Design battleship, start of the top module:
module battleship(
input wire clk,
input wire rst,  
input wire ARDUINO_A0,    
input wire ARDUINO_A1,    
input wire ARDUINO_A2,    
input wire ARDUINO_A3,    
output reg ARDUINO_IO0,   
output reg ARDUINO_IO1,   
output reg ARDUINO_IO2,   
output reg ARDUINO_IO6,   
output reg ARDUINO_IO7,   
output reg ARDUINO_IO8,   
output reg ARDUINO_IO9,   
output reg ARDUINO_IO10,  
output reg ARDUINO_IO11,  
output reg ARDUINO_A4,  
output reg ARDUINO_A5,  
output reg PMOD1_D0_P,  
output reg PMOD1_D0_N,  
output reg PMOD1_D1_P,  
output reg PMOD1_D1_N,  
output reg PMOD1_D2_P,  
output reg PMOD1_D2_N,  
output reg PMOD2_D0_P,  
output reg PMOD2_D0_N,  
output reg PMOD2_D1_P,  
output reg PMOD2_D2_P,  
output reg PMOD2_D2_N,  
output reg PMOD2_D3_P,  
output reg ARDUINO_IO3,   
output reg ARDUINO_IO4,   
output reg ARDUINO_IO5    
);
Size: about 1500 cells after synthesis.
Settings: LEC_CHECK=0, ABC_AREA=1, CAP_MARGIN=0, CORE_ASPECT_RATIO=0.82, CORE_MARGIN=2, CORE_UTILIZATION=72, CTS_CLUSTER_DIAMETER=361, CTS_CLUSTER_SIZE=36, MAX_ROUTING_LAYER=met4, PLACE_DENSITY=0.41, SLEW_MARGIN=20; clock period 3.42 ns.
run.sh (not shown) runs the stock make flow with config.mk's settings and CLKGATE_MAP_FILE=.
The baseline ran to the end with no violations.
Next try:
- ABC_AREA: 1 -> unset
- CAP_MARGIN: 0 -> 20
- CORE_ASPECT_RATIO: 0.82 -> unset
- CTS_CLUSTER_DIAMETER: 361 -> unset
- CTS_CLUSTER_SIZE: 36 -> unset
- HOLD_SLACK_MARGIN: unset -> -0.1
- MAX_ROUTING_LAYER: met4 -> unset
- PLACE_DENSITY: 0.41 -> unset
- clock period: 3.42 -> 3.43 ns (I/O delays scaled with it)
- This time the run completed and failed the layout checks on setup timing
- sequential cell count stays the same
- worst setup slack is worse by 0.42 ns
- fmax went down by 12%
- core utilization increases by 0.95 points
- area after synthesis decreases by 7.1%
- routed wire length goes down by about 14%
- cell area decreases by about 5%
- power is lower by about 5%
- cell count went down by about 20%
Next try:
- CORE_UTILIZATION: 72 -> 40
- HOLD_SLACK_MARGIN: -0.1 -> unset
- clock period: 3.43 -> 5.0 ns (I/O delays scaled with it)
Effect: The changed run produced a clean layout. Die area rose by well over a third. Final area falls slightly. Setup slack improved by 0.85 ns. Power went down by a quarter to a third. Cell count increases by a little under a tenth. Worst hold slack is worse by 0.013 ns. Global-route usage drops by 15 points. Combinational power shrinks by a quarter to a third.

battleship again, from the RTL that the note above started with.
Settings: LEC_CHECK=0, ABC_AREA=1, CAP_MARGIN=5, CELL_PAD_IN_SITES_GLOBAL_PLACEMENT=2, CORE_ASPECT_RATIO=0.73, CORE_MARGIN=7, CORE_UTILIZATION=19, CTS_CLUSTER_SIZE=79, PLACE_DENSITY_LB_ADDON=0.25, SETUP_SLACK_MARGIN=0.36, SLEW_MARGIN=20, TNS_END_PERCENT=90; clock period 6.47 ns.
==> next run, changes <==
- CAP_MARGIN: 5 -> 35
- CELL_PAD_IN_SITES_GLOBAL_PLACEMENT: 2 -> unset
- CORE_ASPECT_RATIO: 0.73 -> unset
- CORE_MARGIN: 7 -> 2
- CORE_UTILIZATION: 19 -> 70
- CTS_CLUSTER_SIZE: 79 -> unset
- PLACE_DENSITY_LB_ADDON: 0.25 -> unset
- SETUP_SLACK_MARGIN: 0.36 -> unset
- TNS_END_PERCENT: 90 -> unset
- clock period: 6.47 -> 2.63 ns (I/O delays scaled with it)
Now the flow finished but fails on negative setup slack; utilization rises by 64 points; cell area rises by 4.6%; synthesized area does not change; power rises by 150%; setup slack got worse by 3.1 ns; synthesized cell count does not change; wire length falls by 12%.

Starting RTL as in the previous note.
clock: 2.53 ns
lec_check: 0
abc_area: 1
cap_margin: 20
core_aspect_ratio: 1.53
core_margin: 2
core_utilization: 72
cts_cluster_diameter: 393
cts_cluster_size: 98
place_density_lb_addon: 0.01
slew_margin: 20
tns_end_percent: 5
The baseline reached the layout checks and failed them: negative setup slack.
Rerun with:
CORE_ASPECT_RATIO = unset   (was 1.53)
CTS_CLUSTER_DIAMETER = unset   (was 393)
CTS_CLUSTER_SIZE = unset   (was 98)
PLACE_DENSITY_LB_ADDON = unset   (was 0.01)
TNS_END_PERCENT = unset   (was 5)
clock period = 4.21 ns   (was 2.53 ns; I/O delays follow)
Now the flow produced a clean layout. First-iteration DRC count came out higher by 6.8%. Worst setup slack gains 1.4 ns. Utilization decreases by 7.4 points. Global-route usage drops by 2.2 points. Clock power went down by 37%. Final area went down by 9.5%. Non-clock buffer count is lower by 109. Power drops by 39%. Clock skew stays flat. Clock-buffer cell count grows by 1.
Rerun with:
CORE_ASPECT_RATIO = 1.46   (was unset)
clock period = 3.41 ns   (was 4.21 ns; I/O delays follow)
Effect: Area after synthesis is unchanged; worst hold slack gets worse by 0.0098 ns; worst setup slack gets worse by 0.34 ns; wire length is about the same; die size stays flat; fmax goes up by 14%; first-iteration DRC count goes down by 50%; synthesized cell count stays the same.
Rerun with:
CORE_ASPECT_RATIO = unset   (was 1.46)
CTS_CLUSTER_DIAMETER = 377   (was unset)
CTS_CLUSTER_SIZE = 99   (was unset)
clock period = 2.42 ns   (was 3.41 ns; I/O delays follow)
Effect:
- The changed run never finished: it broke off in global routing (5_1_grt) with DPL-0038
- die area stays flat
- area after synthesis does not change
- synthesized cell count is unchanged

Starting RTL as in the previous note.
Settings: LEC_CHECK=0, ABC_AREA=1, CAP_MARGIN=20, CORE_MARGIN=2, CORE_UTILIZATION=72, CTS_CLUSTER_DIAMETER=63, CTS_CLUSTER_SIZE=15, HOLD_SLACK_MARGIN=0.29, MAX_ROUTING_LAYER=met4, MIN_ROUTING_LAYER=met1, PLACE_DENSITY_LB_ADDON=0.03, SETUP_SLACK_MARGIN=0.93, SLEW_MARGIN=20; clock period 3.11 ns.
The starting point stopped in global routing.
==> next run, changes <==
- CTS_CLUSTER_SIZE: 15 -> 45
- HOLD_SLACK_MARGIN: 0.29 -> unset
- PLACE_DENSITY: unset -> 0.35
- PLACE_DENSITY_LB_ADDON: 0.03 -> unset
- SETUP_SLACK_MARGIN: 0.93 -> unset
- clock period: 3.11 -> 2.58 ns (I/O delays scaled with it)
The changed run completed, yet does not pass: setup timing; area after synthesis stays the same; die size does not change; synthesized cell count does not change.
==> next run, changes <==
- ABC_AREA: 1 -> unset
- CORE_UTILIZATION: 72 -> 70
- PLACE_DENSITY: 0.35 -> unset
- PLACE_DENSITY_LB_ADDON: unset -> 0.03
- clock period: 2.58 -> 2.99 ns (I/O delays scaled with it)
What happened:
- The new run ran to the end with violations: setup timing
- routed wire length goes down by 30%
- first-iteration DRC count is lower by 49%
- power is lower by 17%
- die area drops by 4.3%
- sequential cell count is unchanged
==> next run, changes <==
- CORE_ASPECT_RATIO: unset -> 0.5
- CORE_MARGIN: 2 -> 10
- CORE_UTILIZATION: 70 -> 52
- SETUP_SLACK_MARGIN: unset -> 1.26
- clock period: 2.99 -> 4.6 ns (I/O delays scaled with it)
=>
- The changed run finished with timing, DRC and antenna clean
- setup slack improves by 1.7 ns
- clock power drops by 39%
- design area drops by 3.7%
- via count drops by 12%
- power drops by 37%
Power is estimated from default activity; no workload was simulated.
